## mapper
module mapper #(
    parameter DIM4_WIDTH = 8,  
    parameter DIM3_WIDTH = 8, 
    parameter DIM2_WIDTH = 8,  
    parameter DIM1_WIDTH = 8,
    parameter IDX4_WIDTH = 8,  
    parameter IDX3_WIDTH = 8, 
    parameter IDX2_WIDTH = 8,  
    parameter IDX1_WIDTH = 8,
    parameter ROW_MAJOR = 1,   
    parameter ADDR_WIDTH = 32 
)( 
    input  logic                        clk,            
    input  logic                        rst,            
    input  logic [DIM4_WIDTH - 1:0]     dim4, 
    input  logic [DIM3_WIDTH - 1:0]     dim3, 
    input  logic [DIM2_WIDTH - 1:0]     dim2,
    input  logic [DIM1_WIDTH - 1:0]     dim1,
    input  logic [IDX4_WIDTH - 1:0]     idx4,
    input  logic [IDX3_WIDTH - 1:0]     idx3, 
    input  logic [IDX2_WIDTH - 1:0]     idx2,
    input  logic [IDX1_WIDTH - 1:0]     idx1,
    input  logic [ADDR_WIDTH - 1:0]     base_addr,
    output logic [ADDR_WIDTH - 1:0]     addr
);
    logic [ADDR_WIDTH - 1:0] mult1_result, mult2_result, mult3_result;
    logic [ADDR_WIDTH - 1:0] dim3_dim2_dim1, dim2_dim1;
    logic [ADDR_WIDTH - 1:0] addr_temp;
    generate
        if (ROW_MAJOR) begin : row_major_block
            always_ff @(posedge clk or posedge rst) begin
                if (rst) begin
                    dim2_dim1 <= '0;
                    dim3_dim2_dim1 <= '0;
                end else begin
                    dim2_dim1 <= dim2 * dim1;
                    dim3_dim2_dim1 <= dim3 * dim2 * dim1;
                end
            end
  ...
Size: about 2800 cells after synthesis, roughly 140 flip-flops, about 26000 sq um of cells after synthesis.
export LEC_CHECK = 0
export CAP_MARGIN = 5
export CORE_MARGIN = 2
export CORE_UTILIZATION = 72
export CTS_CLUSTER_SIZE = 41
export MAX_ROUTING_LAYER = met4
export SETUP_SLACK_MARGIN = 0.43
export SLEW_MARGIN = 20
create_clock -name core_clock -period 7.19 [get_ports {clk}]
run.sh (not shown) runs the stock make flow with config.mk's settings and CLKGATE_MAP_FILE=.
The first run completed, yet does not pass: setup timing.
Next try:
Settings changed: CTS_CLUSTER_DIAMETER from default to 343, CTS_CLUSTER_SIZE 41 to 35, HOLD_SLACK_MARGIN from default to 0.3, MAX_ROUTING_LAYER met4 to default, SETUP_SLACK_MARGIN 0.43 to -0.58.
Clock period 7.19 ns to 6.22 ns, I/O delays scaled along.
After rerunning:
- The changed run finished with setup timing left
- non-clock buffer count rises by 28
- routed wire length went up by 2.9%
- area after synthesis stays the same
- worst setup slack degrades by 0.62 ns
Next try:
Settings changed: ABC_AREA from default to 0, CAP_MARGIN 5 to 20, CORE_ASPECT_RATIO from default to 0.91, CTS_CLUSTER_DIAMETER 343 to 400, CTS_CLUSTER_SIZE 35 to 92, PLACE_DENSITY_LB_ADDON from default to 0.0, SETUP_SLACK_MARGIN -0.58 to 0.83, TNS_END_PERCENT from default to 40.
The new run ran to the end with violations: setup timing.
Critical path depth rose by 2.
First-iteration DRC count rose by 42%.
Synthesized area does not change.
Global-route usage rose by 1.8 points.
Fmax fell by 5.6%.
Final cell count rose by 1.1%.
Count of clock-buffer cells in the layout is unchanged.
Routed wire length rose by 18%.
Worst setup slack is worse by 0.48 ns.
Next try:
Settings changed: ABC_AREA 0 to default, CAP_MARGIN 20 to 0, CORE_ASPECT_RATIO 0.91 to default, CTS_CLUSTER_DIAMETER 400 to default, CTS_CLUSTER_SIZE 92 to default, HOLD_SLACK_MARGIN 0.3 to -0.1, PLACE_DENSITY_LB_ADDON 0.0 to default, SETUP_SLACK_MARGIN 0.83 to default, TNS_END_PERCENT 40 to default.
Result: The changed run completed and failed the layout checks on setup timing. Core utilization went down by 2.9 points. First-iteration DRC count went down by about 20%. Clock-buffer cell count came out lower by 1. Routed wire length drops by about 12%.


Starting RTL as in the previous note.
clock: 8.84 ns
lec_check: 0
cap_margin: 10
cell_pad_in_sites_detail_placement: 0
core_margin: 2
core_utilization: 72
cts_cluster_size: 54
min_routing_layer: met1
place_density_lb_addon: 0.01
setup_slack_margin: 2.52
slew_margin: 40
tns_end_percent: 55
The first run reached the layout checks and failed them: setup timing.
==> next run, changes <==
- CAP_MARGIN: 10 -> 0
- CELL_PAD_IN_SITES_DETAIL_PLACEMENT: 0 -> not set
- CTS_CLUSTER_DIAMETER: not set -> 373
- CTS_CLUSTER_SIZE: 54 -> not set
- MIN_ROUTING_LAYER: met1 -> not set
- PLACE_DENSITY_LB_ADDON: 0.01 -> not set
- SETUP_SLACK_MARGIN: 2.52 -> -0.45
- SLEW_MARGIN: 40 -> 20
- TNS_END_PERCENT: 55 -> not set
- clock period: 8.84 -> 6.22 ns (I/O delays scaled with it)
Outcome:
- The changed run ran to the end with violations: setup timing
- cell area rises slightly
- setup slack got worse by 2.0 ns
- worst hold slack improved by 0.039 ns
- register-to-register slack got worse by 2.5 ns
- die area does not change
- critical path depth falls by 3
- wire length rises by a few percent


== violet ==
mapper again, from the RTL that the note above started with.
Settings: LEC_CHECK=0, CAP_MARGIN=25, CELL_PAD_IN_SITES_GLOBAL_PLACEMENT=2, CORE_ASPECT_RATIO=1.75, CORE_MARGIN=2, CORE_UTILIZATION=40, GPL_TIMING_DRIVEN=0, MAX_ROUTING_LAYER=met4, PLACE_DENSITY_LB_ADDON=0.23, SLEW_MARGIN=15, TNS_END_PERCENT=50; clock period 12.0 ns.
violet closes out successfully: all stages finished, all timing, DRC and antenna checks passed.
For raven, these inputs were changed with respect to violet:
- GPL_TIMING_DRIVEN: 0 -> unset
- CORE_ASPECT_RATIO: 1.75 -> unset
- CELL_PAD_IN_SITES_GLOBAL_PLACEMENT: 2 -> unset
- CAP_MARGIN: 25 -> 20
- SLEW_MARGIN: 15 -> 20
- MAX_ROUTING_LAYER: met4 -> unset
--- outcome ---
Every run in the comparison, violet and raven, completed the flow with a clean layout.
There was hardly any difference in sequential share of layout area between violet and raven.


The RTL this note starts from:
==> flow/design.v <==
module mapper #(
    parameter DIM4_WIDTH = 8,  
    parameter DIM3_WIDTH = 8, 
    parameter DIM2_WIDTH = 8,  
    parameter DIM1_WIDTH = 8,
    parameter IDX4_WIDTH = 8,  
    parameter IDX3_WIDTH = 8, 
    parameter IDX2_WIDTH = 8,  
    parameter IDX1_WIDTH = 8,
    parameter ROW_MAJOR = 1,   
    parameter ADDR_WIDTH = 32 
)( 
    input  logic                        clk,            
    input  logic                        rst,            
    input  logic [DIM4_WIDTH - 1:0]     dim4, 
    input  logic [DIM3_WIDTH - 1:0]     dim3, 
    input  logic [DIM2_WIDTH - 1:0]     dim2,
    input  logic [DIM1_WIDTH - 1:0]     dim1,
    input  logic [IDX4_WIDTH - 1:0]     idx4,
    input  logic [IDX3_WIDTH - 1:0]     idx3, 
    input  logic [IDX2_WIDTH - 1:0]     idx2,
    input  logic [IDX1_WIDTH - 1:0]     idx1,
    input  logic [ADDR_WIDTH - 1:0]     base_addr,
    output logic [ADDR_WIDTH - 1:0]     addr
);
    logic [ADDR_WIDTH - 1:0] mult1_result, mult2_result, mult3_result;
    logic [ADDR_WIDTH - 1:0] dim3_dim2_dim1, dim2_dim1;
    logic [ADDR_WIDTH - 1:0] addr_temp;
    generate
        if (ROW_MAJOR) begin : row_major_block
            always_ff @(posedge clk or posedge rst) begin
                if (rst) begin
                    dim2_dim1 <= '0;
                    dim3_dim2_dim1 <= '0;
                end else begin
                    dim2_dim1 <= dim2 * dim1;
                    dim3_dim2_dim1 <= dim3 * dim2 * dim1;
                end
            end
            always_ff @(posedge clk or posedge rst) begin
                if (rst) begin
                    mult1_result <= '0;
                    mult2_result <= '0;
                    mult3_result <= '0;
                end else begin
                    mult1_result <= idx4 * dim3_dim2_dim1;
                    mult2_result <= idx3 * dim2_dim1;
                    mult3_result <= idx2 * dim1;
                end
            end
            always_ff @(posedge clk or posedge rst) begin
                if (rst) begin
                    addr_temp <= '0;
                end else begin
                    addr_temp <= base_addr + mult1_result + mult2_result + mult3_result + idx1;
                end
            end
        end else begin : column_major_block
            always_ff @(posedge clk or posedge rst) begin
                if (rst) begin
                    dim2_dim1 <= '0;
                    dim3_dim2_dim1 <= '0;
                end else begin
                    dim2_dim1 <= dim2 * dim1;
                    dim3_dim2_dim1 <= dim3 * dim2 * dim1;
                end
            end
            always_ff @(posedge clk or posedge rst) begin
                if (rst) begin
                    mult1_result <= '0;
                    mult2_result <= '0;
                    mult3_result <= '0;
                end else begin
                    mult1_result <= idx4 * dim3_dim2_dim1;
                    mult2_result <= idx3 * dim2_dim1;
                    mult3_result <= idx1 * dim2;
                end
            end
            always_ff @(posedge clk or posedge rst) begin
                if (rst) begin
                    addr_temp <= '0;
                end else begin
                    addr_temp <= base_addr + mult1_result + mult2_result + mult3_result + idx2;
                end
            end
        end
    endgenerate
    assign addr = addr_temp;
endmodule
clock: 8.09 ns
lec_check: 0
cap_margin: 20
cell_pad_in_sites_detail_placement: 0
cell_pad_in_sites_global_placement: 1
core_margin: 4
core_utilization: 31
gpl_timing_driven: 1
max_routing_layer: met4
place_density_lb_addon: 0.18
setup_slack_margin: 2.0
slew_margin: 20
The first run completed and failed the layout checks on negative setup slack.
Rerun with:
Settings changed: CELL_PAD_IN_SITES_DETAIL_PLACEMENT 0 to default, CELL_PAD_IN_SITES_GLOBAL_PLACEMENT 1 to default, CORE_MARGIN 4 to 2, CORE_UTILIZATION 31 to 40, GPL_TIMING_DRIVEN 1 to default, MAX_ROUTING_LAYER met4 to default, PLACE_DENSITY_LB_ADDON 0.18 to default, SETUP_SLACK_MARGIN 2.0 to default.
Clock period 8.09 ns to 11.2 ns, I/O delays scaled along.
Result: The new run passed the timing, design-rule and antenna checks; worst setup slack is better by 1300 ps; area after synthesis does not change; global-route usage increases by 2.8 points; routed wire length decreases by about 10%; first-iteration DRC count increases by 44%; register-to-register slack is better by 2800 ps.
